### flow/run.sh
#!/bin/bash
# the make line also repeats each setting of config.mk as NAME=value (left out here)
make -C /OpenROAD-flow-scripts/flow DESIGN_CONFIG=/design/flow/config.mk WORK_HOME=/design/flow/orfs CLKGATE_MAP_FILE= finish
### flow/config.mk
export PLATFORM = sky130hd
export DESIGN_NAME = RSA_TOP
export DESIGN_NICKNAME = RSA_TOP
export VERILOG_FILES = /design/flow/design.v
export SDC_FILE = /design/flow/constraint.sdc
export NUM_CORES = 4
export LEC_CHECK = 0
export CAP_MARGIN = 35
export CORE_ASPECT_RATIO = 1.46
export CORE_MARGIN = 6
export CORE_UTILIZATION = 25
export CTS_CLUSTER_DIAMETER = 285
export CTS_CLUSTER_SIZE = 99
export GPL_ROUTABILITY_DRIVEN = 0
export GPL_TIMING_DRIVEN = 0
export SLEW_MARGIN = 5
export TNS_END_PERCENT = 5
### flow/constraint.sdc
create_clock -name core_clock -period 90.0 [get_ports {clk}]
set_input_delay 18.0000 -clock core_clock [delete_from_list [all_inputs] [get_ports {clk}]]
set_output_delay 18.0000 -clock core_clock [all_outputs]
set_load 0.01 [all_outputs]
### flow/design.v
module RSA_IP #(parameter WIDTH = 3) (
    IN_P, IN_Q, IN_E,
    OUT_N, OUT_D 
);
input  [WIDTH-1:0]   IN_P, IN_Q;
input  [WIDTH*2-1:0] IN_E;
output [WIDTH*2-1:0] OUT_N, OUT_D;
genvar k ; 
assign OUT_N = IN_P * IN_Q ;
wire [WIDTH*2-2:0] phi_N ;
assign phi_N = (IN_P - 1) * (IN_Q - 1) ;
wire        [WIDTH*2-2:0] r        [0:2*WIDTH-1] ;
wire signed [WIDTH*2-1:0] t        [0:2*WIDTH-1] ;
wire        [4:0]         quotient [0:2*WIDTH-1] ;
assign r[0] = phi_N ;
assign t[0] = 0 ;
assign quotient[0] = 0 ;
assign r[1] = IN_E ;
assign t[1] = 1 ;
assign quotient[1] = 0 ;
generate
	for (k=2 ; k< (2*WIDTH) ; k=k+1) begin : gen_d_level
		assign quotient[k] = r[k-2]  /  r[k-1] ; 
		assign t[k] = (r[k-1] ==1)? t[k-1]         : t[k-2]  - quotient[k] * t[k-1] ;
		assign r[k] = (r[k-1] ==1)? 1 				: r[k-2]  - quotient[k] * r[k-1] ;
	end
endgenerate
assign OUT_D =(t[(2*WIDTH)-1] > 0 ) ? t[(2*WIDTH)-1] : t[(2*WIDTH)-1] + phi_N; 
endmodule
module RSA_TOP (
    clk, rst_n, in_valid,
    in_p, in_q, in_e, in_c,
    out_valid, out_m
);
input clk, rst_n, in_valid;
input [3:0] in_p, in_q;
input [7:0] in_e, in_c;
output reg out_valid;
output reg [7:0] out_m;
parameter WIDTH = 4 ;
parameter ST_IN = 0 ;
parameter ST_OUT = 1 ;  
reg current_state  ;
reg next_state  ;
reg  [WIDTH*2-1:0] c_text , c_wait_1 ;
reg  [WIDTH-1  :0] get_p, get_q ;
reg  [WIDTH*2-1:0] get_e ;
reg  [WIDTH*2-1:0] decrypted_text  ;
reg  [WIDTH*2-1:0] decrypted_text_wait_1  ;
wire [WIDTH*2-1:0] OUT_D, OUT_N ;
reg  [WIDTH*2-1:0] private_D , private_N ;
reg  [2:0] count_number ;
reg  [2:0] count_out ; 
integer i  ;
reg count_1 ;
always@(posedge clk, negedge rst_n)
begin
	if(!rst_n)
		begin
			count_1 <= 'd0 ;
		end
	else if (current_state == ST_IN)
		begin
			if (in_valid) begin
				if(count_1 !=1) 
					count_1 <= count_1 + 'd1 ;
			end
		end
	else
		count_1 <= 'd0 ;
end	
reg [2:0] count_8 ;
always@(posedge clk, negedge rst_n)
begin
	if(!rst_n)
		begin
			count_8 <= 'd0 ;
		end
	else if (current_state == ST_IN)
		begin
			if (in_valid) begin
				count_8 <= count_8 + 'd1 ;
			end
		end
	else if (current_state == ST_OUT)
		begin
			count_8 <= count_8 + 'd1 ;
		end
	else
		count_8 <= 'd0 ;
end
always@(posedge clk, negedge rst_n)
begin
	if(!rst_n)
		begin
			get_e <='d0;
			get_p <='d0;
			get_q <='d0;
		end
	else 
		begin
			if (count_1 == 0)
				begin
					get_e <= in_e ;
					get_p <= in_p ;
					get_q <= in_q ;
				end
		end	
end
always@(posedge clk, negedge rst_n)
begin
	if(!rst_n)
		begin
				c_text <= 'd0;
		end
	else if (current_state == ST_IN)
		begin
			if(in_valid ) 
				c_text <= in_c;
		end
end
always@ (posedge clk , negedge rst_n )begin
	if (!rst_n )begin
		c_wait_1 <= 'd0 ;
	end else begin
		c_wait_1 <= c_text ;
	end
end
always@(posedge clk, negedge rst_n)
begin
	if(!rst_n)begin
			private_D <= 'd0;
			private_N <= 'd0;
	end
	else if (current_state == ST_IN)begin
			if (count_1 == 1)begin
				private_D <= OUT_D;
				private_N <= OUT_N;
			end
	end
end
RSA_IP #(.WIDTH(WIDTH)) U0 ( .IN_P(get_p) , .IN_Q(get_q) , .IN_E(get_e) , .OUT_N (OUT_N) , .OUT_D (OUT_D) )  ; 
wire [WIDTH*2-1:0] a0 , a1  ;
wire [WIDTH*4-1:0] a0_square ;
assign a0 = c_wait_1 % private_N ;	 
assign a0_square = a0*a0 ;  
assign a1 = (a0_square)  % private_N ;	 
reg [WIDTH*2-1:0] pipe_a0 , pipe_a1 ;
always@(posedge clk , negedge rst_n)begin
	if (!rst_n)begin
		pipe_a0    <= 'd0 ;
		pipe_a1    <= 'd0 ;
	end else begin
		pipe_a0 <= a0 ;
		pipe_a1 <= a1 ;
	end
end
wire [WIDTH*2-1:0] a0_a1_value ; 
reg [WIDTH*2-1:0] tmp_1_to_2 ;
wire [WIDTH*2-1:0] a2, a3 ;
wire [WIDTH*4-1:0] pipe_a1_square  ;
wire [WIDTH*4-1:0] a2_square   ;
wire [WIDTH*4-1:0] pipe_a0_mult_a1 ;
assign pipe_a1_square  = (pipe_a1 * pipe_a1) ;
assign pipe_a0_mult_a1 = (pipe_a0 * pipe_a1) ; 
assign a2_square   = (a2      * a2 ) ; 
assign a0_a1_value = (pipe_a0_mult_a1  ) % private_N ; 
assign a2          = (pipe_a1_square   ) % private_N ;
assign a3      = (a2_square    ) % private_N ; 
always@(*)begin
	if (private_D[0] == 1  && private_D[1] == 1)begin
		tmp_1_to_2 = a0_a1_value ;
	end else if (private_D[0] == 1  && private_D[1] == 0)begin
		tmp_1_to_2 = pipe_a0 ;
	end else if (private_D[0] == 0  && private_D[1] == 1)begin
		tmp_1_to_2 = pipe_a1 ;
	end else begin   
		tmp_1_to_2 = 0 ;
	end
end
reg [WIDTH*2-1:0] pipe_a3 , pipe_tmp1 , pipe_a2;
always@(posedge clk , negedge rst_n)begin
	if (!rst_n)begin
		pipe_a3    <= 'd0 ;
		pipe_tmp1  <= 'd0 ;
		pipe_a2    <= 'd0 ;
	end else begin
		pipe_tmp1  <= tmp_1_to_2 ;
		pipe_a3    <= a3 ;
		pipe_a2    <= a2 ; 
	end
end
reg [WIDTH*2-1:0] tmp_2_to_3 ;
wire [WIDTH*2-1:0] a4, a5 ;
wire [WIDTH*4-1:0] pipe_a3_square  ;
wire [WIDTH*4-1:0] tmp_a4_square   ;
assign pipe_a3_square  = (pipe_a3 * pipe_a3 ) ;
assign tmp_a4_square   = (a4  * a4  ) ;
assign a4 = (pipe_a3_square )%private_N ; 
assign a5 = (tmp_a4_square  )%private_N ;
wire [WIDTH*4-1:0] pipe_a2_a3 ;
assign pipe_a2_a3 = pipe_a2 * pipe_a3 ; 
wire [WIDTH*2-1:0] a2_a3_value ;
assign a2_a3_value = pipe_a2_a3% private_N ; 
always@(*)begin
	if (private_D[2] == 1  && private_D[3] == 1)begin
		tmp_2_to_3 = a2_a3_value ;
	end else if (private_D[2] == 1  && private_D[3] == 0)begin
		tmp_2_to_3 = pipe_a2 ;
	end else if (private_D[2] == 0  && private_D[3] == 1)begin
		tmp_2_to_3 = pipe_a3 ;
	end else begin   
		tmp_2_to_3 = 0 ;
	end
end
reg [WIDTH*2-1:0] pipe_a5 , pipe_tmp2_0 , pipe_a4 , pipe_tmp2_1 ;
reg in_valid_3 ; 
always@(posedge clk , negedge rst_n)begin
	if (!rst_n)begin
		pipe_a5        <= 'd0 ;
		pipe_a4        <= 'd0 ;
		pipe_tmp2_0    <= 'd0 ;
		pipe_tmp2_1    <= 'd0 ;
	end else begin
		pipe_a5      <= a5 ;
		pipe_a4      <= a4 ;
		pipe_tmp2_0  <= pipe_tmp1 ; 
		pipe_tmp2_1  <= tmp_2_to_3 ; 
	end
end
reg [WIDTH*2-1:0] tmp_3_to_4_0 , tmp_3_to_4_1 ;
wire [WIDTH*2-1:0] a6 ;
wire [WIDTH*4-1:0] pipe_a5_square ;
assign pipe_a5_square = (pipe_a5 * pipe_a5 ) ;
assign a6     = (pipe_a5_square)%private_N ; 
wire [WIDTH*4-1:0] pipe_a4_a5 ;
assign pipe_a4_a5  = pipe_a4 * pipe_a5 ; 
wire [WIDTH*2-1:0] a4_a5_value ;
assign a4_a5_value = pipe_a4_a5 % private_N ; 
wire [WIDTH*4-1:0] pipe_tmp0_tmp1 ;
assign pipe_tmp0_tmp1 = pipe_tmp2_0 * pipe_tmp2_1 ; 
wire [WIDTH*2-1:0] tmp0_tmp1_value ;
assign tmp0_tmp1_value = pipe_tmp0_tmp1 % private_N ; 
always@(*)begin    
	if (private_D[4] == 1  && private_D[5] == 1)begin
		tmp_3_to_4_0 = a4_a5_value ;
	end else if (private_D[4] == 1  && private_D[5] == 0)begin
		tmp_3_to_4_0 = pipe_a4 ;
	end else if (private_D[4] == 0  && private_D[5] == 1)begin
		tmp_3_to_4_0 = pipe_a5 ;
	end else begin   
		tmp_3_to_4_0 = 0 ;
	end
end
always@(*)begin
	if (pipe_tmp2_0 == 0  && pipe_tmp2_1 == 0)begin
		tmp_3_to_4_1 = 0 ;
	end else if (pipe_tmp2_0 == 0 ) begin
		tmp_3_to_4_1 = pipe_tmp2_1 ;
	end else if (pipe_tmp2_1 == 0)begin
		tmp_3_to_4_1 = pipe_tmp2_0 ;
	end else begin  
		tmp_3_to_4_1 = tmp0_tmp1_value ;
	end
end
reg [WIDTH*2-1:0] pipe_a6 , pipe_tmp3_0 , pipe_tmp3_1 ;
always@(posedge clk , negedge rst_n)begin
	if (!rst_n)begin
		pipe_a6	     <= 'd0 ;
		pipe_tmp3_0  <= 'd0 ;
	 	pipe_tmp3_1  <= 'd0 ; 
	end else begin
		pipe_a6	      <= a6 ;
		pipe_tmp3_0   <= tmp_3_to_4_0 ; 
		pipe_tmp3_1   <= tmp_3_to_4_1 ; 
	end
end
reg [WIDTH*2-1:0] tmp_4_to_5 ; 
wire [WIDTH*4-1:0] pipe_tmp3_0_tmp3_1 ;
assign pipe_tmp3_0_tmp3_1 = pipe_tmp3_0 * pipe_tmp3_1 ;
wire [WIDTH*2-1:0] tmp3_0_tmp3_1_value ;
assign  tmp3_0_tmp3_1_value = pipe_tmp3_0_tmp3_1 % private_N ; 
always@(*)begin
	if (pipe_tmp3_0 == 0  && pipe_tmp3_1 == 0)begin
		tmp_4_to_5 = 0 ;
	end else if (pipe_tmp3_0 == 0 ) begin
		tmp_4_to_5 = pipe_tmp3_1 ;
	end else if (pipe_tmp3_1 == 0)begin
		tmp_4_to_5 = pipe_tmp3_0 ;
	end else begin  
		tmp_4_to_5 = tmp3_0_tmp3_1_value ;
	end
end
reg [WIDTH*2-1:0] pipe_tmp5_0, pipe_tmp5_1 ;
always@(posedge clk , negedge rst_n)begin
	if (!rst_n)begin
		pipe_tmp5_0 <= 'd0 ;
		pipe_tmp5_1 <= 'd0 ;
	end else begin
		pipe_tmp5_0 <= pipe_a6 ;
		pipe_tmp5_1 <= tmp_4_to_5 ; 
	end
end
reg [WIDTH*2-1:0] tmp_5_to_6 ; 
wire [WIDTH*4-1:0] pipe_tmp5_0_tmp5_1 ;
assign pipe_tmp5_0_tmp5_1 = pipe_tmp5_0 * pipe_tmp5_1 ;
wire [WIDTH*2-1:0] tmp5_0_tmp5_1_value ;
assign tmp5_0_tmp5_1_value = pipe_tmp5_0_tmp5_1 % private_N ; 
always@(*)begin
	if (private_D[6] == 0  && pipe_tmp5_1 == 0)begin
		tmp_5_to_6 = 0 ;
	end else if (private_D[6] == 0 ) begin
		tmp_5_to_6 = pipe_tmp5_1 ;
	end else if (pipe_tmp5_1 == 0)begin
		tmp_5_to_6 = pipe_tmp5_0 ;
	end else begin  
		tmp_5_to_6 = tmp5_0_tmp5_1_value ;
	end
end
always@(posedge clk , negedge rst_n)begin
	if (!rst_n)begin
		decrypted_text <= 'd0 ;
	end else begin
		decrypted_text <= tmp_5_to_6 ; 
	end
end
always@(posedge clk , negedge rst_n)
begin
	if(!rst_n)
		begin
			out_valid <= 'd0; 
			out_m     <= 'd0; 
		end
	else if (current_state == ST_OUT)
		begin
			out_valid <= 'd1 ;
			out_m	  <= decrypted_text ;
		end
	else 
		begin
			out_valid <= 'd0 ;
			out_m	  <= 'd0 ;
		end
end
always@ (posedge clk , negedge rst_n)
begin
	if (!rst_n ) begin
		current_state <= ST_IN ;
	end else begin
		current_state <= next_state ;
	end
end
always@(*)begin
	case(current_state)
		ST_IN : begin
				if (count_8 == 7 )
					next_state = ST_OUT ; 
				else 
					next_state = ST_IN ; 
		end
		ST_OUT : begin
				if (count_8 == 7)
					next_state = ST_IN ;
				else 
					next_state = ST_OUT ; 
		end
		default : next_state = ST_IN ; 
	endcase
end
endmodule
==> notes.md, run 1 <==
yosys + openroad results -> outcome=finished clean, worst hold path depth=0, total die size=441500 um^2, end of the critical path=private_D[6]$_DFFE_PN0P_, and+or+nand+nor area frac=21.90%, H-Tree Depth=4, post-route ant nets=0, max-slew violations=0, row count=288, yosys cell count=13940, Die H=800.1 um, first-pass GRT wire length=492.6 mm, total CTS buffers=25, Post-DP Area=114700 um^2, Worst-Margin Slew=1.096 ns, Synth top cells by count=ha_1 (1973), nand2_1 (1307), nor2_1 (1149), Top area cell types=ha_1 (23%), fa_1 (9.9%), o21a_1 (5.9%), nand2_1 (4.6%), dfrtp_1 (4.2%), Post-synth EDFFs=0, Die Wd=551.8 um, Detail Placement HPWL=248.0 mm, clock insertion delay at the later pin of the skew report=0.60 ns, Post-CTS Hold Buffers=0, Max stage delay on crit path=0.69 ns, final setup fails=0, final routed wire length divided by cell count=15.47 um, Top-Level Pins=36, Avg Synthesized Cell Area=7.633 um^2, Hold Startpoint=pipe_tmp1[6]$_DFF_PN0_, ao+oa area frac=23.89%, crit path buf inv count=34, Crit Path Max Fanout=11, pin count of the biggest net entering global routing=104, initial drt markers=4220, routed vias/inst=5.107, cell area after synthesis=106400 um^2, worst r2r dst=private_D[6]$_DFFE_PN0P_, Cells after Synth=13940, vias in the first global route=100100, Cell variety after synth=139, TritonCTS Sinks=180, Req. time, crit path=90.43 ns, CP Data Arrival Time=85.60 ns, TritonCTS clock tree=yes, count of input and output buffers=34, cycle use final=94.64%, residual DRC count=0, DRT Pass-1 Iters=6, WL final=305.2 mm, adder share=33.19%, worst reg2reg startpoint=get_q[0]$_DFFE_PN0N_, Vias=100800, all-layer global routing usage=13.23%, worst min-delay path category=reg -> reg, clock root buffer master=clkbuf_16, Worst Reg-to-Reg Cells=395, YS chip area=106400 um^2, Core Footprint=422300 um^2, MUX area fraction=5.597%, main flop type=dfrtp_1, CP Launch Point=get_q[0]$_DFFE_PN0N_, register-to-register setup slack=4.83 ns, Worst Setup End Kind=flip-flop, hold slack=0.3491 ns, Worst-path clk slew=0.07 ns, Initial Util=25.19%, Yosys reg bits=180, tool warnings=75, Max-area cell share=23.21%, crit start category=flip-flop, Seq/Total Area, Yosys=4.235%, Top delay family on crit path=AND-OR/OR-AND gates, hold path endpoint=pipe_tmp2_0[6]$_DFF_PN0_, final-report hold violation count=0, Max Clk Rate=11.74 MHz, gr ovfl total=0, Stages on worst setup path=395, Synth top cell by count=ha_1, Slowest cell on crit path=or4b_2, Tmin final=85.17 ns, YS warnings=2, CP Class=reg -> reg, Largest logic family=adder cells, deepest clock path buffer count=3, P&R area growth vs syn=9.146%, CP most frequent cell=ha_1, Post-synth ARST share=100.0%, RSZ-0062 raised after global routing=true, Layout Nets=16590, max_cap viols=0, yosys xor share=6.005%, Rel. slew slack=26.02%, final instance area=116100 um^2, initial antenna violation count=10, clock skew=0.03894 ns, cell accounting for the most synthesized area=ha_1, Fillers=46220
[metrics by stage]
stage / utilization, % / instances / TNS, ns / worst slack (ns)
finish: 27.49 / 19730 / 0 / 4.828
detailed placement: 27.15 / 19680 / -51.29 / -7.484
floorplan: - / 13940 / 0 / 10.32
CTS: 27.36 / 19710 / 0 / 0.004043
global route: 27.49 / 19730 / -0.6342 / -0.1687
global placement: 26.94 / 19630 / -109.57 / -7.945
[layer usage]
layer | wire length, um | GRT usage [%] | part of all wire (%)
met5 | 0 | 0 | 0
met4 | 13590 | 5.238 | 4.5
met3 | 7918 | 0.9106 | 2.6
met2 | 160300 | 26.31 | 53
met1 | 123400 | 14.34 | 40
[layout make-up]
| class | instances | area, um^2 | share of cell area (%) |
|---|---|---|---|
| inverter | 1101 | 4185 | 3.605 |
| multi-input combinational | 12310 | 96820 | 83.40 |
| tap | 5655 | 7076 | 6.095 |
| sequential | 180 | 4516 | 3.890 |
| clock inverter | 5 | 102.6 | 0.08838 |
| timing repair buffer | 107 | 1294 | 1.114 |
| clock buffer | 28 | 666.9 | 0.5745 |
| antenna | 5 | 12.51 | 0.01078 |
| buffer | 337 | 1423 | 1.225 |
[timing repair]
action                                  in CTS  in global routing
buffers inserted                             3                 19
endpoints found under the setup margin       7                 23
gates resized                               37                152
gates cloned                                 0                  1
pin swaps                                    3                  9
==> run 2: changes to the inputs <==
- CAP_MARGIN: 35 -> 20
- CORE_ASPECT_RATIO: 1.46 -> default
- CORE_MARGIN: 6 -> 2
- CORE_UTILIZATION: 25 -> 72
- CTS_CLUSTER_DIAMETER: 285 -> 26
- CTS_CLUSTER_SIZE: 99 -> 100
- GPL_ROUTABILITY_DRIVEN: 0 -> default
- GPL_TIMING_DRIVEN: 0 -> default
- PLACE_DENSITY: default -> 0.35
- SETUP_SLACK_MARGIN: default -> 2.16
- SLEW_MARGIN: 5 -> 20
- TNS_END_PERCENT: 5 -> default
- clock period: 90.0 -> 14.4 ns (I/O delays scaled with it)
==> notes.md, run 2 <==
run metrics: Die H=388.4 um (was 800.1 um), Cells after Synth=13940 (unchanged), and+or+nand+nor area frac=21.90% (unchanged), Largest logic family=adder cells (unchanged), Seq/Total Area, Yosys=4.235% (unchanged), Yosys reg bits=180 (unchanged), YS warnings=2 (unchanged), ao+oa area frac=23.89% (unchanged), Synth top cell by count=ha_1 (unchanged), Avg Synthesized Cell Area=7.633 um^2 (unchanged), Post-synth EDFFs=0 (unchanged), row count=141 (was 288), Top area cell types=ha_1 (23%), fa_1 (9.9%), o21a_1 (5.9%), nand2_1 (4.6%), dfrtp_1 (4.2%) (unchanged), count of input and output buffers=34 (unchanged), Top-Level Pins=36 (unchanged), Initial Util=72.29% (was 25.19%), Synth top cells by count=ha_1 (1973), nand2_1 (1307), nor2_1 (1149) (unchanged), cell area after synthesis=106400 um^2 (unchanged), tool error=[ERROR DPL-0033] detailed placement checks failed during check placement., Max-area cell share=23.21% (unchanged), cell accounting for the most synthesized area=ha_1 (unchanged), yosys cell count=13940 (unchanged), main flop type=dfrtp_1 (unchanged), outcome=stopped before the end (was finished clean), total die size=150800 um^2 (was 441500 um^2), adder share=33.19% (unchanged), YS chip area=106400 um^2 (unchanged), Die Wd=388.4 um (was 551.8 um), failing step=detailed placement (3_5_place_dp), yosys xor share=6.005% (unchanged), MUX area fraction=5.597% (unchanged), Core Footprint=147100 um^2 (was 422300 um^2), Post-synth ARST share=100.0% (unchanged), GPL Wtd Cong=1.019, Cell variety after synth=139 (unchanged)
run 2: metrics by stage:
step / TNS, ns / hold WS, ns / worst slack, ns / instances
after global placement: -2836.79 / 0.3357 / -52.80 / 20360
after floorplan: -3092.05 / 0.3312 / -56.30 / 13940
==> run 3: changes to the inputs <==
- ABC_AREA: default -> 1
- CORE_ASPECT_RATIO: default -> 0.89
- CORE_UTILIZATION: 72 -> 68
- CTS_CLUSTER_DIAMETER: 26 -> 34
- CTS_CLUSTER_SIZE: 100 -> default
- GPL_TIMING_DRIVEN: default -> 1
- MAX_ROUTING_LAYER: default -> met4
- MIN_ROUTING_LAYER: default -> met1
- PLACE_DENSITY: 0.35 -> 0.5
- SETUP_SLACK_MARGIN: 2.16 -> default
- SLEW_MARGIN: 20 -> 5
- TNS_END_PERCENT: default -> 75
- clock period: 14.4 -> 117.0 ns (I/O delays scaled with it)
==> notes.md, run 3 <==
yosys + openroad results -> Cell variety after synth=81 (was 139), GPL Wtd Cong=0.9517 (was 1.019), CP Data Arrival Time=86.38 ns, placed cells=17660, RSZ-0062 raised after global routing=false, Layout Cells excl Fill=17700, Top-Level Pins=36 (unchanged), Tmin final=85.94 ns, main flop type=dfrtp_1 (unchanged), crit start category=flip-flop, Top delay family on crit path=AND-OR/OR-AND gates, Worst-path clk slew=0.10 ns, Max stage delay on crit path=0.66 ns, worst r2r dst=private_D[6]$_DFFE_PN0P_, gr busiest metal=met2, Req. time, crit path=117.44 ns, Synth top cell by count=nand2_1 (was ha_1), DRT Pass-1 Iters=8, register-to-register setup slack=31.06 ns, post-CTS sizing=0, Initial Util=68.34% (was 72.29%), Worst-Margin Slew=1.009 ns, Cells after Synth=15800 (was 13940), yosys cell count=15800 (was 13940), Yosys reg bits=180 (unchanged), Worst Reg-to-Reg Cells=406, Layout Nets=18140, total die size=158100 um^2 (was 150800 um^2), Hold Startpoint=pipe_tmp1[6]$_DFF_PN0_, Stages on worst setup path=406, clock skew=0.02614 ns, Seq/Total Area, Yosys=4.275% (was 4.235%), Core Footprint=154200 um^2 (was 147100 um^2), final setup fails=0, Max Clk Rate=11.64 MHz, MUX area fraction=0.1675% (was 5.597%), Crit Path Max Fanout=22, cell area after synthesis=105400 um^2 (was 106400 um^2), gr ovfl total=0, worst hold path depth=0, Detail Placement HPWL=221.8 mm, total CTS buffers=17, row count=136 (was 141), Post-synth ARST share=100.0% (unchanged), adder share=33.44% (was 33.19%), Synth top cells by count=nand2_1 (3451), inv_1 (2585), ha_1 (1973) (was ha_1 (1973), nand2_1 (1307), nor2_1 (1149)), first-pass GRT wire length=461.3 mm, Max-area cell share=23.43% (was 23.21%), tool warnings=73, H-Tree Depth=4, Setup Fix Bufs, Post-CTS=0, final-report hold violation count=0, and+or+nand+nor area frac=23.74% (was 21.90%), initial antenna violation count=6, CP most frequent cell=nand2_1, max-slew violations=0, worst min-delay path category=reg -> reg, Post-synth EDFFs=0 (unchanged), cycle use final=73.45%, Worst Setup End Kind=flip-flop, clock insertion delay at the later pin of the skew report=0.55 ns, max_cap viols=0, end of the critical path=private_D[6]$_DFFE_PN0P_, TritonCTS Sinks=180, YS chip area=105400 um^2 (was 106400 um^2), TritonCTS clock tree=yes, Die Wd=421.2 um (was 388.4 um), post-route ant nets=0, initial drt markers=6351, deepest clock path buffer count=2, Post-CTS Hold Buffers=0, Vias=100800, GR met1 Demand/Resource=43.49%, count of input and output buffers=34 (unchanged), routed vias/inst=5.692, clock root buffer master=clkbuf_16, met2 Usage GRT=60.17%, Fillers=13570, setup_tns=0 ns, YS warnings=2 (unchanged), Avg Synthesized Cell Area=6.667 um^2 (was 7.633 um^2), yosys xor share=10.58% (was 6.005%), Top area cell types=ha_1 (23%), nand2_1 (12%), fa_1 (10%), inv_1 (9.2%), o21ai_0 (6.3%) (was ha_1 (23%), fa_1 (9.9%), o21a_1 (5.9%), nand2_1 (4.6%), dfrtp_1 (4.2%)), met3 Use GR=3.410%, Slowest cell on crit path=xnor2_1, all-layer global routing usage=35.10%, ao+oa area frac=16.99% (was 23.89%), WL final=272.0 mm, worst reg2reg startpoint=get_q[0]$_DFFE_PN0N_, Die H=375.3 um (was 388.4 um), pin count of the biggest net entering global routing=83, P&R area growth vs syn=2.750%, final routed wire length divided by cell count=15.36 um, CP Class=reg -> reg, CP Launch Point=get_q[0]$_DFFE_PN0N_, Largest logic family=adder cells (unchanged), outcome=finished clean (was stopped before the end), vias in the first global route=98780, crit path buf inv count=56, residual DRC count=0, cell accounting for the most synthesized area=ha_1 (unchanged), Rel. slew slack=32.02%, hold path endpoint=pipe_tmp2_0[6]$_DFF_PN0_
run 3: per-stage QoR:
step                      utilization, %  setup WS, ns  instance area [um^2]  hold WS (ns)
after floorplan                        -         47.62                105400        0.3312
after global placement             69.78         35.58                107600        0.3372
after detailed placement           69.78         33.24                107600        0.3355
after CTS                          70.19         32.81                108200        0.3553
after global routing               70.22         24.01                108300        0.3611
final                              70.22         31.06                108300        0.3549
run 3: area by class of cell:
class	instances	area [um^2]	area share, %
antenna	3	7.507	0.006935
clock buffer	17	425.4	0.3930
clock inverter	15	206.4	0.1907
inverter	2665	10080	9.315
multi-input combinational	12640	89510	82.69
sequential	180	4511	4.167
tap	2070	2590	2.393
timing repair buffer	108	919.6	0.8495
run 3: layer usage:
metal	part of all wire [%]	routed length [um]
met1	44	119800
met2	47	128100
met3	5.5	15040
met4	3.3	8963
met5	0	0
==> run 4: changes to the inputs <==
- CAP_MARGIN: 20 -> 15
- CORE_UTILIZATION: 68 -> 71
- CTS_CLUSTER_DIAMETER: 34 -> 203
- HOLD_SLACK_MARGIN: default -> -0.09
- PLACE_DENSITY: 0.5 -> default
- clock period: 117.0 -> 58.4 ns (I/O delays scaled with it)
==> notes.md, run 4 <==
run metrics: outcome=stopped before the end (was finished clean), failing step=global routing (5_1_grt), cell area after synthesis=105400 um^2 (unchanged), cell accounting for the most synthesized area=ha_1 (unchanged), Avg Synthesized Cell Area=6.667 um^2 (unchanged), Post-synth ARST share=100.0% (unchanged), row count=133 (was 136), Post-synth EDFFs=0 (unchanged), Cell variety after synth=81 (unchanged), Initial Util=71.38% (was 68.34%), count of input and output buffers=34 (unchanged), Max-area cell share=23.43% (unchanged), yosys cell count=15800 (unchanged), total die size=151500 um^2 (was 158100 um^2), Detail Placement HPWL=236.9 mm (was 221.8 mm), H-Tree Depth=4 (unchanged), Synth top cells by count=nand2_1 (3451), inv_1 (2585), ha_1 (1973) (unchanged), Seq/Total Area, Yosys=4.275% (unchanged), Die H=367.4 um (was 375.3 um), yosys xor share=10.58% (unchanged), Die Wd=412.3 um (was 421.2 um), main flop type=dfrtp_1 (unchanged), Top area cell types=ha_1 (23%), nand2_1 (12%), fa_1 (10%), inv_1 (9.2%), o21ai_0 (6.3%) (unchanged), Yosys reg bits=180 (unchanged), MUX area fraction=0.1675% (unchanged), total CTS buffers=17 (unchanged), TritonCTS Sinks=180 (unchanged), GPL Wtd Cong=0.9529 (was 0.9517), clock root buffer master=clkbuf_16 (unchanged), adder share=33.44% (unchanged), Synth top cell by count=nand2_1 (unchanged), YS chip area=105400 um^2 (unchanged), Core Footprint=147600 um^2 (was 154200 um^2), ao+oa area frac=16.99% (unchanged), YS warnings=2 (unchanged), and+or+nand+nor area frac=23.74% (unchanged), deepest clock path buffer count=2 (unchanged), Post-CTS Hold Buffers=0 (unchanged), Cells after Synth=15800 (unchanged), Top-Level Pins=36 (unchanged), Largest logic family=adder cells (unchanged)
[run 4: stage by stage]
stage	utilization [%]	std cells	instance area [um^2]	setup slack (ns)
floorplan	-	15810	106900	-3.940
global placement	77.50	18330	114400	-3.590
detailed placement	77.50	18330	114400	-5.557
CTS	80.35	18630	118600	-2.709
[run 4: timing repair]
action                                 in CTS
gates resized                             375
pin swaps                                 362
gates cloned                                7
setup buffers                             262
endpoints found under the hold margin       0
setup endpoints to repair                  23
==> run 5: changes to the inputs <==
- ABC_AREA: 1 -> default
- CAP_MARGIN: 15 -> 20
- CELL_PAD_IN_SITES_GLOBAL_PLACEMENT: default -> 2
- CORE_ASPECT_RATIO: 0.89 -> 0.72
- CORE_MARGIN: 2 -> 10
- CORE_UTILIZATION: 71 -> 19
- CTS_CLUSTER_DIAMETER: 203 -> 162
- GPL_TIMING_DRIVEN: 1 -> 0
- HOLD_SLACK_MARGIN: -0.09 -> default
- MIN_ROUTING_LAYER: met1 -> met2
- PLACE_DENSITY: default -> 0.71
- SLEW_MARGIN: 5 -> 30
- clock period: 58.4 -> 71.3 ns (I/O delays scaled with it)
==> notes.md, run 5 <==
yosys + openroad results -> outcome=finished with violations (was stopped before the end), SO Faults=negative setup slack, yosys xor share=6.005% (was 10.58%), MUX area fraction=5.597% (was 0.1675%), DRT Pass-1 Iters=14, routed vias/inst=6.520, TritonCTS Sinks=180 (unchanged), CP Launch Point=get_p[1]$_DFFE_PN0N_, crit start category=flip-flop, all-layer global routing usage=19.02%, WL final=372.6 mm, Initial Util=19.04% (was 71.38%), hold path endpoint=pipe_tmp5_0[1]$_DFF_PN0_, TritonCTS clock tree=yes, row count=233 (was 133), ao+oa area frac=23.89% (was 16.99%), YS warnings=2 (unchanged), Worst-path clk slew=0.08 ns, final setup fails=7, Largest logic family=adder cells (unchanged), adder share=33.19% (was 33.44%), count of input and output buffers=34 (unchanged), cell area after synthesis=106400 um^2 (was 105400 um^2), GPL Wtd Cong=0.8717 (was 0.9529), H-Tree Depth=4 (unchanged), Fillers=61570, Vias=145900, Cell variety after synth=139 (was 81), yosys cell count=13940 (was 15800), clock insertion delay at the later pin of the skew report=0.62 ns, Detail Placement HPWL=278.8 mm (was 236.9 mm), Die Wd=901.8 um (was 412.3 um), RSZ-0062 raised after global routing=true, Top-Level Pins=36 (unchanged), Rel. slew slack=20.77%, Slowest cell on crit path=or4b_2, Worst-Margin Slew=1.182 ns, Die H=654.9 um (was 367.4 um), P&R area growth vs syn=23.73%, worst min-delay path category=reg -> reg, Worst Reg-to-Reg Cells=403, main flop type=dfrtp_1 (unchanged), tool warnings=75, Hold Startpoint=pipe_a6[1]$_DFF_PN0_, initial drt markers=16180, Post-CTS Hold Buffers=0 (unchanged), worst reg2reg startpoint=get_p[1]$_DFFE_PN0N_, Max stage delay on crit path=0.70 ns, and+or+nand+nor area frac=21.90% (was 23.74%), Yosys reg bits=180 (unchanged), crit path buf inv count=50, Layout Cells excl Fill=22380, cell accounting for the most synthesized area=ha_1 (unchanged), total die size=590500 um^2 (was 151500 um^2), cycle use final=108.3%, Layout Nets=17370, Max Clk Rate=12.95 MHz, total CTS buffers=25 (was 17), CP most frequent cell=o21a_1, clock skew=0.04152 ns, max-slew violations=0, post-route ant nets=0, Req. time, crit path=71.77 ns, setup_tns=-41.02 ns, Cells after Synth=13940 (was 15800), Post-synth ARST share=100.0% (unchanged), first-pass GRT wire length=572.3 mm, Max-area cell share=23.21% (was 23.43%), Synth top cells by count=ha_1 (1973), nand2_1 (1307), nor2_1 (1149) (was nand2_1 (3451), inv_1 (2585), ha_1 (1973)), deepest clock path buffer count=3 (was 2), Seq/Total Area, Yosys=4.235% (was 4.275%), Crit Path Max Fanout=10, final worst setup slack=-5.906 ns, final instance area=131600 um^2, gr ovfl total=0, final routed wire length divided by cell count=16.65 um, pre-CTS WS=-14.89 ns (was -5.557 ns), final-report hold violation count=0, CP Class=reg -> reg, pin count of the biggest net entering global routing=67, max_cap viols=0, Post-DP Area=118400 um^2 (was 114400 um^2), Core Footprint=558600 um^2 (was 147600 um^2), worst hold path depth=0, residual DRC count=0, Top area cell types=ha_1 (23%), fa_1 (9.9%), o21a_1 (5.9%), nand2_1 (4.6%), dfrtp_1 (4.2%) (was ha_1 (23%), nand2_1 (12%), fa_1 (10%), inv_1 (9.2%), o21ai_0 (6.3%)), Synth top cell by count=ha_1 (was nand2_1), placed cells=21430 (was 18330), vias in the first global route=156400, worst r2r dst=private_D[0]$_DFFE_PN0P_, Worst Setup End Kind=flip-flop, CP Data Arrival Time=77.68 ns, register-to-register setup slack=-5.91 ns, Post-synth EDFFs=0 (unchanged), initial antenna violation count=15, clock root buffer master=clkbuf_16 (unchanged), Top delay family on crit path=AND-OR/OR-AND gates, Stages on worst setup path=403, end of the critical path=private_D[0]$_DFFE_PN0P_, Tmin final=77.21 ns, Avg Synthesized Cell Area=7.633 um^2 (was 6.667 um^2), YS chip area=106400 um^2 (was 105400 um^2)
-- run 5: routing by layer --
metal  up-vias  global-route usage, %  wire [um]
met1     53060                      -          0
li1      51690                      -          -
met5         -                      -          0
met2     39130                  18.41     171700
met3      2067                  30.87     186700
met4         0                 0.8967      14280
-- run 5: what timing repair did --
action | in CTS | in global routing
buffers inserted | 244 | 555
cloned | 1 | 9
endpoints found under the setup margin | 23 | 23
pin swaps | 220 | 682
gates resized | 480 | 919
-- run 5: stage by stage --
| stage | hold slack [ns] | utilization (%) |
|---|---|---|
| 2_1_floorplan | 0.3312 | - |
| 3_3_place_gp | 0.3347 | 20.94 |
| 3_5_place_dp | 0.3372 | 21.19 |
| 4_1_cts | 0.3483 | 22.02 |
| 5_1_grt | 0.3551 | 23.54 |
| 6_report | 0.3493 | 23.56 |
-- run 5: cell type report --
| cell class | count | area, um^2 | area share, % |
|---|---|---|---|
| clock inverter | 5 | 57.56 | 0.04373 |
| clock buffer | 28 | 646.9 | 0.4915 |
| tap | 7402 | 9261 | 7.038 |
| inverter | 1101 | 4220 | 3.207 |
| sequential | 180 | 4538 | 3.448 |
| antenna | 128 | 320.3 | 0.2434 |
| timing repair buffer | 893 | 7899 | 6.002 |
| buffer | 334 | 2237 | 1.700 |
| multi-input combinational | 12310 | 102400 | 77.83 |
==> run 6: changes to the inputs <==
- ABC_AREA: default -> 1
- CELL_PAD_IN_SITES_GLOBAL_PLACEMENT: 2 -> default
- CORE_ASPECT_RATIO: 0.72 -> default
- CORE_MARGIN: 10 -> 2
- CORE_UTILIZATION: 19 -> 72
- CTS_CLUSTER_DIAMETER: 162 -> default
- GPL_TIMING_DRIVEN: 0 -> default
- MAX_ROUTING_LAYER: met4 -> default
- MIN_ROUTING_LAYER: met2 -> default
- PLACE_DENSITY: 0.71 -> default
- SLEW_MARGIN: 30 -> 20
- TNS_END_PERCENT: 75 -> default
- clock period: 71.3 -> 104.0 ns (I/O delays scaled with it)
==> notes.md, run 6 <==
yosys + openroad results -> outcome=finished clean (was finished with violations), final routed wire length divided by cell count=15.26 um (was 16.65 um), adder share=33.44% (was 33.19%), worst hold path depth=0 (unchanged), Avg Synthesized Cell Area=6.667 um^2 (was 7.633 um^2), Slowest cell on crit path=xnor2_1 (was or4b_2), Stages on worst setup path=406 (was 403), Top-Level Pins=36 (unchanged), final setup fails=0 (was 7), yosys xor share=10.58% (was 6.005%), Fillers=12030 (was 61570), setup_tns=0 ns (was -41.02 ns), Post-DP Area=107400 um^2 (was 118400 um^2), worst r2r dst=private_D[6]$_DFFE_PN0P_ (was private_D[0]$_DFFE_PN0P_), TritonCTS Sinks=180 (unchanged), Largest logic family=adder cells (unchanged), Max-area cell share=23.43% (was 23.21%), total die size=149400 um^2 (was 590500 um^2), deepest clock path buffer count=2 (was 3), end of the critical path=private_D[6]$_DFFE_PN0P_ (was private_D[0]$_DFFE_PN0P_), crit path buf inv count=58 (was 50), all-layer global routing usage=35.60% (was 19.02%), vias in the first global route=99120 (was 156400), P&R area growth vs syn=2.504% (was 23.73%), post-route ant nets=0 (unchanged), cell area after synthesis=105400 um^2 (was 106400 um^2), final-report hold violation count=0 (unchanged), Worst Reg-to-Reg Cells=406 (was 403), Max stage delay on crit path=0.62 ns (was 0.70 ns), Hold Startpoint=pipe_a6[6]$_DFF_PN0_ (was pipe_a6[1]$_DFF_PN0_), RSZ-0062 raised after global routing=false (was true), Initial Util=72.46% (was 19.04%), first-pass GRT wire length=456.4 mm (was 572.3 mm), Crit Path Max Fanout=22 (was 10), WL final=267.7 mm (was 372.6 mm), clock root buffer master=clkbuf_16 (unchanged), count of input and output buffers=34 (unchanged), Rel. slew slack=31.18% (was 20.77%), CP most frequent cell=nand2_1 (was o21a_1), max_cap viols=0 (unchanged), clock insertion delay at the later pin of the skew report=0.56 ns (was 0.62 ns), Seq/Total Area, Yosys=4.275% (was 4.235%), GPL Wtd Cong=0.9697 (was 0.8717), total CTS buffers=17 (was 25), Detail Placement HPWL=219.1 mm (was 278.8 mm), placed cells=17510 (was 21430), residual DRC count=0 (unchanged), register-to-register setup slack=18.69 ns (was -5.91 ns), worst min-delay path category=reg -> reg (unchanged), Layout Nets=18140 (was 17370), pin count of the biggest net entering global routing=68 (was 67), CP Class=reg -> reg (unchanged), initial drt markers=6063 (was 16180), yosys cell count=15800 (was 13940), Post-synth EDFFs=0 (unchanged), initial antenna violation count=12 (was 15), routed vias/inst=5.771 (was 6.520), Top delay family on crit path=AND-OR/OR-AND gates (unchanged), Layout Cells excl Fill=17540 (was 22380), and+or+nand+nor area frac=23.74% (was 21.90%), Setup Fix Bufs, Post-CTS=0 (was 244), YS warnings=2 (unchanged), DRT Pass-1 Iters=7 (was 14), clock skew=0.01860 ns (was 0.04152 ns), Top area cell types=ha_1 (23%), nand2_1 (12%), fa_1 (10%), inv_1 (9.2%), o21ai_0 (6.3%) (was ha_1 (23%), fa_1 (9.9%), o21a_1 (5.9%), nand2_1 (4.6%), dfrtp_1 (4.2%)), Synth top cell by count=nand2_1 (was ha_1), Worst Setup End Kind=flip-flop (unchanged), MUX area fraction=0.1675% (was 5.597%), tool warnings=73 (was 75), Yosys reg bits=180 (unchanged), CP Launch Point=get_q[0]$_DFFE_PN0N_ (was get_p[1]$_DFFE_PN0N_), cycle use final=82.03% (was 108.3%), final instance area=108000 um^2 (was 131600 um^2), YS chip area=105400 um^2 (was 106400 um^2), ao+oa area frac=16.99% (was 23.89%), Cell variety after synth=81 (was 139), hold path endpoint=pipe_tmp5_0[6]$_DFF_PN0_ (was pipe_tmp5_0[1]$_DFF_PN0_), Max Clk Rate=11.72 MHz (was 12.95 MHz), Post-synth ARST share=100.0% (unchanged), Core Footprint=145400 um^2 (was 558600 um^2), post-CTS sizing=0 (was 480), CP Data Arrival Time=85.77 ns (was 77.68 ns), Cells after Synth=15800 (was 13940), Die Wd=386.5 um (was 901.8 um), Post-CTS Hold Buffers=0 (unchanged), max-slew violations=0 (unchanged), Vias=101200 (was 145900), Worst-Margin Slew=1.032 ns (was 1.182 ns), Final Core Density=74.28% (was 23.56%), gr ovfl total=0 (unchanged), crit start category=flip-flop (unchanged), Die H=386.5 um (was 654.9 um), row count=140 (was 233), Synth top cells by count=nand2_1 (3451), inv_1 (2585), ha_1 (1973) (was ha_1 (1973), nand2_1 (1307), nor2_1 (1149)), Worst-path clk slew=0.09 ns (was 0.08 ns), Tmin final=85.31 ns (was 77.21 ns), Req. time, crit path=104.46 ns (was 71.77 ns), cell accounting for the most synthesized area=ha_1 (unchanged), main flop type=dfrtp_1 (unchanged), worst reg2reg startpoint=get_q[0]$_DFFE_PN0N_ (was get_p[1]$_DFFE_PN0N_), H-Tree Depth=4 (unchanged), TritonCTS clock tree=yes (unchanged)
==> run 6: final cells by class <==
cell class	instances	area [um^2]	share of cell area (%)
clock buffers	17	425.4	0.3939
well taps	1917	2399	2.221
flip-flops and latches	180	4511	4.177
multi-input cells	12640	89510	82.88
diodes	1	2.502	0.002317
clock inverters	15	178.9	0.1657
repair buffers	105	887.1	0.8214
inverters	2665	10080	9.337
==> run 6: routing by layer <==
layer | share of wire, % | vias to the layer above | global-route usage (%)
met5 | 0.018 | - | 0
li1 | - | 50930 | -
met3 | 5.9 | 693 | 4.228
met1 | 42 | 46880 | 44.00
met2 | 47 | 2731 | 62.08
met4 | 4.7 | 6 | 15.66
==> run 6: metrics by stage <==
stage / hold WS (ns) / worst slack (ns)
after global placement: 0.3365 / 23.34
after detailed placement: 0.3347 / 20.96
after floorplan: 0.3312 / 34.62
final: 0.3549 / 18.69
after CTS: 0.3565 / 20.60
after global routing: 0.3644 / 11.66
==> run 7: changes to the inputs <==
- CTS_CLUSTER_DIAMETER: default -> 208
- CTS_CLUSTER_SIZE: default -> 98
- clock period: 104.0 -> 65.2 ns (I/O delays scaled with it)
==> notes.md, run 7 <==
yosys + openroad results -> Cells after Synth=15800 (unchanged), hold slack=0.3571 ns (was 0.3549 ns), MUX area fraction=0.1675% (unchanged), residual DRC count=0 (unchanged), first-pass GRT wire length=470.1 mm (was 456.4 mm), CP most frequent cell=nand2_1 (unchanged), worst min-delay path category=reg -> reg (unchanged), cell area after synthesis=105400 um^2 (unchanged), placed cells=17680 (was 17510), GR met1 Demand/Resource=43.67% (was 44.00%), TritonCTS clock tree=yes (unchanged), count of input and output buffers=34 (unchanged), Initial Util=72.46% (unchanged), YS chip area=105400 um^2 (unchanged), Top delay family on crit path=adder cells (was AND-OR/OR-AND gates), ao+oa area frac=16.99% (unchanged), final worst setup slack=-1.054 ns (was 18.69 ns), Synth top cell by count=nand2_1 (unchanged), vias in the first global route=102700 (was 99120), Worst-path clk slew=0.09 ns (about the same), end of the critical path=private_D[5]$_DFFE_PN0P_ (was private_D[6]$_DFFE_PN0P_), routed vias/inst=5.888 (was 5.771), final setup fails=7 (was 0), Worst-Margin Slew=1.083 ns (was 1.032 ns), total CTS buffers=17 (unchanged), crit path buf inv count=59 (was 58), yosys xor share=10.58% (unchanged), clock skew=0.01714 ns (was 0.01860 ns), Top area cell types=ha_1 (23%), nand2_1 (12%), fa_1 (10%), inv_1 (9.2%), o21ai_0 (6.3%) (unchanged), Core Footprint=145400 um^2 (unchanged), total die size=149400 um^2 (unchanged), gr busiest metal=met2 (unchanged), post-route ant nets=0 (unchanged), CP Class=reg -> reg (unchanged), row count=140 (unchanged), YS warnings=2 (unchanged), max-slew violations=0 (unchanged), hold path endpoint=pipe_tmp5_0[2]$_DFF_PN0_ (was pipe_tmp5_0[6]$_DFF_PN0_), Hold Startpoint=pipe_a6[2]$_DFF_PN0_ (was pipe_a6[6]$_DFF_PN0_), Post-CTS Hold Buffers=0 (unchanged), gr ovfl total=0 (unchanged), Vias=106600 (was 101200), Top-Level Pins=36 (unchanged), Die Wd=386.5 um (unchanged), GPL Wtd Cong=0.9347 (was 0.9697), H-Tree Depth=4 (unchanged), initial antenna violation count=9 (was 12), CP Launch Point=get_p[2]$_DFFE_PN0N_ (was get_q[0]$_DFFE_PN0N_), final-report hold violation count=0 (unchanged), Final Core Density=79.55% (was 74.28%), Worst Reg-to-Reg Cells=409 (was 406), worst r2r dst=private_D[5]$_DFFE_PN0P_ (was private_D[6]$_DFFE_PN0P_), worst reg2reg startpoint=get_p[2]$_DFFE_PN0N_ (was get_q[0]$_DFFE_PN0N_), worst hold path depth=0 (unchanged), Max-area cell share=23.43% (unchanged), Yosys reg bits=180 (unchanged), Post-synth EDFFs=0 (unchanged), Synth top cells by count=nand2_1 (3451), inv_1 (2585), ha_1 (1973) (unchanged), SO Faults=negative setup slack, Die H=386.5 um (unchanged), met3 Use GR=4.656% (was 4.228%), Tmin final=66.25 ns (was 85.31 ns), WL final=297.8 mm (was 267.7 mm), clock root buffer master=clkbuf_16 (unchanged), Stages on worst setup path=409 (was 406), Crit Path Max Fanout=8 (was 22), DRT Pass-1 Iters=9 (was 7), CP Data Arrival Time=66.71 ns (was 85.77 ns), Largest logic family=adder cells (unchanged), final routed wire length divided by cell count=16.45 um (was 15.26 um), pin count of the biggest net entering global routing=76 (was 68), outcome=finished with violations (was finished clean), Layout Cells excl Fill=18100 (was 17540), Detail Placement HPWL=224.2 mm (was 219.1 mm), Cell variety after synth=81 (unchanged), Max stage delay on crit path=0.57 ns (was 0.62 ns), tool warnings=73 (unchanged), adder share=33.44% (unchanged), yosys cell count=15800 (unchanged), cycle use final=101.6% (was 82.03%), Layout Nets=18690 (was 18140), clock insertion delay at the later pin of the skew report=0.56 ns (about the same), met2 Usage GRT=66.07% (was 62.08%), Max Clk Rate=15.09 MHz (was 11.72 MHz), cell accounting for the most synthesized area=ha_1 (unchanged), max_cap viols=0 (unchanged), main flop type=dfrtp_1 (unchanged), P&R area growth vs syn=9.773% (was 2.504%), and+or+nand+nor area frac=23.74% (unchanged), all-layer global routing usage=36.72% (was 35.60%), Avg Synthesized Cell Area=6.667 um^2 (unchanged), Seq/Total Area, Yosys=4.275% (unchanged), initial drt markers=7322 (was 6063), Post-synth ARST share=100.0% (unchanged), TritonCTS Sinks=180 (unchanged), Slowest cell on crit path=fa_1 (was xnor2_1), crit start category=flip-flop (unchanged), register-to-register setup slack=-1.05 ns (was 18.69 ns), Worst Setup End Kind=flip-flop (unchanged), Rel. slew slack=27.77% (was 31.18%), deepest clock path buffer count=2 (unchanged), Fillers=10590 (was 12030), Req. time, crit path=65.65 ns (was 104.46 ns)
[run 7: per-layer routing]
layer  share of wire [%]  wire [um]
met3                 6.7      19870
met1                  40     118300
met5              0.0091         27
met4                 5.7      16930
met2                  48     142700
[run 7: repair_timing]
action                                  CTS  global route
resized                                 155           823
cloned                                    1            10
endpoints found under the setup margin   23            23
pin swaps                                51           509
buffers inserted                         57           313
[run 7: per-stage QoR]
step                area [um^2]  worst slack (ns)  setup TNS [ns]
floorplan                105500           0.04608               0
global placement         108700           0.01221               0
detailed placement       108700            -2.605          -55.25
CTS                      110100          0.003347               0
global route             115600            -3.520          -39.97
finish                   115700            -1.054          -6.343
[run 7: cell type report]
class                           count  area, um^2  area share, %
Timing Repair Buffer              647        5074          4.387
Clock inverter                     15       141.4         0.1223
Clock buffer                       17       425.4         0.3678
Multi-Input combinational cell  12650       92850          80.29
Timing Repair inverter              1       6.256       0.005409
Tap cell                         1917        2399          2.074
Antenna cell                        8       20.02        0.01731
Sequential cell                   180        4548          3.933
Inverter                         2665       10190          8.807
==> run 8: changes to the inputs <==
- CORE_ASPECT_RATIO: default -> 0.89
- CORE_UTILIZATION: 72 -> 68
- CTS_CLUSTER_DIAMETER: 208 -> 34
- CTS_CLUSTER_SIZE: 98 -> 29
- GPL_TIMING_DRIVEN: default -> 1
- MAX_ROUTING_LAYER: default -> met4
- MIN_ROUTING_LAYER: default -> met1
- SLEW_MARGIN: 20 -> 5
- TNS_END_PERCENT: default -> 75
- clock period: 65.2 -> 107.0 ns (I/O delays scaled with it)
==> notes.md, run 8 <==
yosys + openroad results -> outcome=finished clean (was finished with violations), Hold Startpoint=pipe_tmp1[4]$_DFF_PN0_ (was pipe_a6[2]$_DFF_PN0_), cycle use final=79.91% (was 101.6%), vias in the first global route=98230 (was 102700), initial drt markers=6387 (was 7322), worst min-delay path category=reg -> reg (unchanged), Slowest cell on crit path=xnor2_1 (was fa_1), final routed wire length divided by cell count=15.45 um (was 16.45 um), main flop type=dfrtp_1 (unchanged), Layout Cells excl Fill=17700 (was 18100), worst hold path depth=0 (unchanged), max_cap viols=0 (unchanged), CP Launch Point=get_q[0]$_DFFE_PN0N_ (was get_p[2]$_DFFE_PN0N_), routed vias/inst=5.705 (was 5.888), total CTS buffers=17 (unchanged), count of input and output buffers=34 (unchanged), Crit Path Max Fanout=22 (was 8), Worst Setup End Kind=flip-flop (unchanged), clock root buffer master=clkbuf_16 (unchanged), Setup Fix Bufs, Post-CTS=0 (was 57), yosys cell count=15800 (unchanged), YS chip area=105400 um^2 (unchanged), Avg Synthesized Cell Area=6.667 um^2 (unchanged), H-Tree Depth=4 (unchanged), final setup fails=0 (was 7), cell accounting for the most synthesized area=ha_1 (unchanged), Initial Util=68.34% (was 72.46%), GPL Wtd Cong=0.9391 (was 0.9347), end of the critical path=private_D[2]$_DFFE_PN0P_ (was private_D[5]$_DFFE_PN0P_), ao+oa area frac=16.99% (unchanged), deepest clock path buffer count=2 (unchanged), placed cells=17650 (was 17680), Core Footprint=154200 um^2 (was 145400 um^2), initial antenna violation count=6 (was 9), post-route ant nets=0 (unchanged), Top-Level Pins=36 (unchanged), clock skew=0.02667 ns (was 0.01714 ns), Seq/Total Area, Yosys=4.275% (unchanged), Max stage delay on crit path=0.61 ns (was 0.57 ns), clock insertion delay at the later pin of the skew report=0.54 ns (was 0.56 ns), Die H=375.3 um (was 386.5 um), CP most frequent cell=nand2_1 (unchanged), total die size=158100 um^2 (was 149400 um^2), P&R area growth vs syn=2.638% (was 9.773%), residual DRC count=0 (unchanged), Cell variety after synth=81 (unchanged), YS warnings=2 (unchanged), Final Core Density=70.14% (was 79.55%), setup_tns=0 ns (was -6.343 ns), metal2 WL=128.0 mm (was 142.7 mm), Largest logic family=adder cells (unchanged), Post-synth EDFFs=0 (unchanged), yosys xor share=10.58% (unchanged), WL final=273.5 mm (was 297.8 mm), crit start category=flip-flop (unchanged), routed wl met3=14.89 mm (was 19.87 mm), cell area after synthesis=105400 um^2 (unchanged), CP Class=reg -> reg (unchanged), adder share=33.44% (unchanged), all-layer global routing usage=35.23% (was 36.72%), Worst-Margin Slew=0.9932 ns (was 1.083 ns), row count=136 (was 140), Max Used Layer=met4 (was met5), first-pass GRT wire length=461.4 mm (was 470.1 mm), worst r2r dst=private_D[2]$_DFFE_PN0P_ (was private_D[5]$_DFFE_PN0P_), Die Wd=421.2 um (was 386.5 um), worst reg2reg startpoint=get_q[0]$_DFFE_PN0N_ (was get_p[2]$_DFFE_PN0N_), Top area cell types=ha_1 (23%), nand2_1 (12%), fa_1 (10%), inv_1 (9.2%), o21ai_0 (6.3%) (unchanged), register-to-register setup slack=21.50 ns (was -1.05 ns), Rel. slew slack=33.79% (was 27.77%), CP Data Arrival Time=85.93 ns (was 66.71 ns), Tmin final=85.50 ns (was 66.25 ns), final instance area=108100 um^2 (was 115700 um^2), Post-DP Area=107500 um^2 (was 108700 um^2), Post-synth ARST share=100.0% (unchanged), Synth top cells by count=nand2_1 (3451), inv_1 (2585), ha_1 (1973) (unchanged), Max Clk Rate=11.70 MHz (was 15.09 MHz), Max-area cell share=23.43% (unchanged), tool warnings=76 (was 73), Yosys reg bits=180 (unchanged), TritonCTS Sinks=180 (unchanged), pin count of the biggest net entering global routing=116 (was 76), Synth top cell by count=nand2_1 (unchanged), Vias=101000 (was 106600), Post-CTS Hold Buffers=0 (unchanged), TritonCTS clock tree=yes (unchanged), MUX area fraction=0.1675% (unchanged), Detail Placement HPWL=222.9 mm (was 224.2 mm), hold path endpoint=pipe_tmp2_0[4]$_DFF_PN0_ (was pipe_tmp5_0[2]$_DFF_PN0_), post-CTS sizing=0 (was 155), Cells after Synth=15800 (unchanged), crit path buf inv count=58 (was 59), final-report hold violation count=0 (unchanged), RSZ-0062 raised after global routing=false, gr ovfl total=0 (unchanged), max-slew violations=0 (unchanged), Req. time, crit path=107.42 ns (was 65.65 ns), Layout Nets=18140 (was 18690), DRT Pass-1 Iters=6 (was 9), Stages on worst setup path=409 (unchanged), and+or+nand+nor area frac=23.74% (unchanged), Worst Reg-to-Reg Cells=409 (unchanged), Top delay family on crit path=AND-OR/OR-AND gates (was adder cells), metal1 wirelength=121.1 mm (was 118.3 mm), Worst-path clk slew=0.09 ns (about the same)
[run 8: through the flow]
step / setup WS, ns / hold slack (ns)
after detailed placement: 23.62 / 0.3347
after floorplan: 37.62 / 0.3312
final: 21.50 / 0.3531
after global placement: 25.84 / 0.3365
after CTS: 23.25 / 0.3563
after global routing: 14.51 / 0.3600
[run 8: cell type report]
type	count	area (um^2)
timing repair buffer	101	860.8
tap	2070	2590
fill	13420	46030
inverter	2665	10080
multi-input combinational	12640	89510
clock inverter	14	140.1
antenna	6	15.01
sequential	180	4511
clock buffer	17	425.4
[run 8: routing by layer]
layer	vias to the layer above	GRT usage (%)
met5	-	-
met4	0	12.26
met3	493	3.317
met2	2524	59.71
met1	47060	43.80
li1	50890	-
==> run 9: changes to the inputs <==
- ABC_AREA: 1 -> default
- CORE_ASPECT_RATIO: 0.89 -> default
- CORE_UTILIZATION: 68 -> 71
- CTS_CLUSTER_DIAMETER: 34 -> default
- CTS_CLUSTER_SIZE: 29 -> default
- GPL_TIMING_DRIVEN: 1 -> default
- MAX_ROUTING_LAYER: met4 -> default
- MIN_ROUTING_LAYER: met1 -> default
- SLEW_MARGIN: 5 -> 20
- TNS_END_PERCENT: 75 -> default
- clock period: 107.0 -> 70.4 ns (I/O delays scaled with it)
==> notes.md, run 9 <==
yosys + openroad results -> deepest clock path buffer count=2 (unchanged), tool warnings=79 (was 76), final setup fails=7 (was 0), hold path endpoint=pipe_tmp5_0[2]$_DFF_PN0_ (was pipe_tmp2_0[4]$_DFF_PN0_), register-to-register setup slack=-2.21 ns (was 21.50 ns), row count=142 (was 136), Top delay family on crit path=AND-OR/OR-AND gates (unchanged), Slowest cell on crit path=or4_4 (was xnor2_1), main flop type=dfrtp_1 (unchanged), hold slack=0.3517 ns (was 0.3531 ns), Req. time, crit path=70.84 ns (was 107.42 ns), cell accounting for the most synthesized area=ha_1 (unchanged), vias in the first global route=104900 (was 98230), CP Data Arrival Time=73.05 ns (was 85.93 ns), Die H=391.1 um (was 375.3 um), GPL Wtd Cong=0.9497 (was 0.9391), Die Wd=391.1 um (was 421.2 um), final worst setup slack=-2.212 ns (was 21.50 ns), Vias=107900 (was 101000), TritonCTS Sinks=180 (unchanged), Core Footprint=149200 um^2 (was 154200 um^2), clock skew=0.01769 ns (was 0.02667 ns), Tmin final=72.61 ns (was 85.50 ns), Worst Setup End Kind=flip-flop (unchanged), initial antenna violation count=10 (was 6), cycle use final=103.1% (was 79.91%), outcome=finished with violations (was finished clean), clock root buffer master=clkbuf_16 (unchanged), DRT Pass-1 Iters=8 (was 6), worst r2r dst=private_D[1]$_DFFE_PN0P_ (was private_D[2]$_DFFE_PN0P_), routed vias/inst=6.589 (was 5.705), crit start category=flip-flop (unchanged), Worst-Margin Slew=1.067 ns (was 0.9932 ns), Initial Util=71.27% (was 68.34%), Post-CTS Hold Buffers=0 (unchanged), pre-CTS WS=-2.427 ns (was 23.62 ns), final routed wire length divided by cell count=18.94 um (was 15.45 um), P&R area growth vs syn=10.85% (was 2.638%), residual DRC count=0 (unchanged), Synth top cell by count=ha_1 (was nand2_1), CP Class=reg -> reg (unchanged), gr ovfl total=0 (unchanged), first-pass GRT wire length=495.7 mm (was 461.4 mm), Crit Path Max Fanout=8 (was 22), CP Launch Point=get_q[0]$_DFFE_PN0N_ (unchanged), initial drt markers=7294 (was 6387), Synth top cells by count=ha_1 (1973), nand2_1 (1307), nor2_1 (1149) (was nand2_1 (3451), inv_1 (2585), ha_1 (1973)), Largest logic family=adder cells (unchanged), Seq/Total Area, Yosys=4.235% (was 4.275%), TritonCTS clock tree=yes (unchanged), YS warnings=2 (unchanged), SO Faults=negative setup slack, post-route ant nets=0 (unchanged), Max Clk Rate=13.77 MHz (was 11.70 MHz), count of input and output buffers=34 (unchanged), Rel. slew slack=28.42% (was 33.79%), adder share=33.19% (was 33.44%), final-report hold violation count=0 (unchanged), H-Tree Depth=4 (unchanged), ao+oa area frac=23.89% (was 16.99%), all-layer global routing usage=38.29% (was 35.23%), Layout Nets=16940 (was 18140), yosys xor share=6.005% (was 10.58%), worst hold path depth=0 (unchanged), Avg Synthesized Cell Area=7.633 um^2 (was 6.667 um^2), Post-synth ARST share=100.0% (unchanged), Top area cell types=ha_1 (23%), fa_1 (9.9%), o21a_1 (5.9%), nand2_1 (4.6%), dfrtp_1 (4.2%) (was ha_1 (23%), nand2_1 (12%), fa_1 (10%), inv_1 (9.2%), o21ai_0 (6.3%)), Fillers=10600 (was 13420), Hold Startpoint=pipe_a6[2]$_DFF_PN0_ (was pipe_tmp1[4]$_DFF_PN0_), MUX area fraction=5.597% (was 0.1675%), Max-area cell share=23.21% (was 23.43%), Stages on worst setup path=374 (was 409), total CTS buffers=17 (unchanged), crit path buf inv count=18 (was 58), end of the critical path=private_D[1]$_DFFE_PN0P_ (was private_D[2]$_DFFE_PN0P_), Max stage delay on crit path=0.61 ns (about the same), worst reg2reg startpoint=get_q[0]$_DFFE_PN0N_ (unchanged), clock insertion delay at the later pin of the skew report=0.56 ns (was 0.54 ns), cell area after synthesis=106400 um^2 (was 105400 um^2), worst min-delay path category=reg -> reg (unchanged), Cells after Synth=13940 (was 15800), yosys cell count=13940 (was 15800), max-slew violations=0 (unchanged), Detail Placement HPWL=236.2 mm (was 222.9 mm), YS chip area=106400 um^2 (was 105400 um^2), pin count of the biggest net entering global routing=102 (was 116), total die size=152900 um^2 (was 158100 um^2), Yosys reg bits=180 (unchanged), Post-synth EDFFs=0 (unchanged), RSZ-0062 raised after global routing=true (was false), Worst-path clk slew=0.09 ns (about the same), Top-Level Pins=36 (unchanged), WL final=310.1 mm (was 273.5 mm), max_cap viols=0 (unchanged), Cell variety after synth=139 (was 81), and+or+nand+nor area frac=21.90% (was 23.74%), Worst Reg-to-Reg Cells=374 (was 409)
[run 9: metrics by stage]
stage / utilization (%) / TNS (ns) / std cells / cell area, um^2
2_1_floorplan: - / -3.515 / 13940 / 107500
3_3_place_gp: 75.25 / -3.974 / 16040 / 112300
3_5_place_dp: 75.25 / -46.52 / 16040 / 112300
4_1_cts: 76.12 / -8.504 / 16110 / 113600
5_1_grt: 79.00 / -51.86 / 16370 / 117900
6_report: 79.00 / -15.07 / 16370 / 117900
[run 9: routing by layer]
layer	share of wire [%]	up-vias	global-route usage, %
met4	4.9	4	16.94
met5	0.0068	-	0
li1	-	51250	-
met3	7.0	1136	5.059
met2	47	3990	66.35
met1	41	51510	47.26
[run 9: layout make-up]
type	count	area [um^2]	share of cell area [%]
well taps	1944	2432	2.063
clock inverters	15	210.2	0.1783
clock buffers	17	425.4	0.3608
flip-flops and latches	180	4537	3.848
inverters	1101	4193	3.556
multi-input cells	12310	99810	84.65
repair buffers	804	6294	5.338
diodes	2	5.005	0.004245
[run 9: timing repair]
item                                   CTS  global route
pin swaps                               26           402
gates cloned                             0             1
setup endpoints to repair               23            23
buffers inserted                        35           260
gates resized                          105           513
endpoints found under the hold margin    0             0
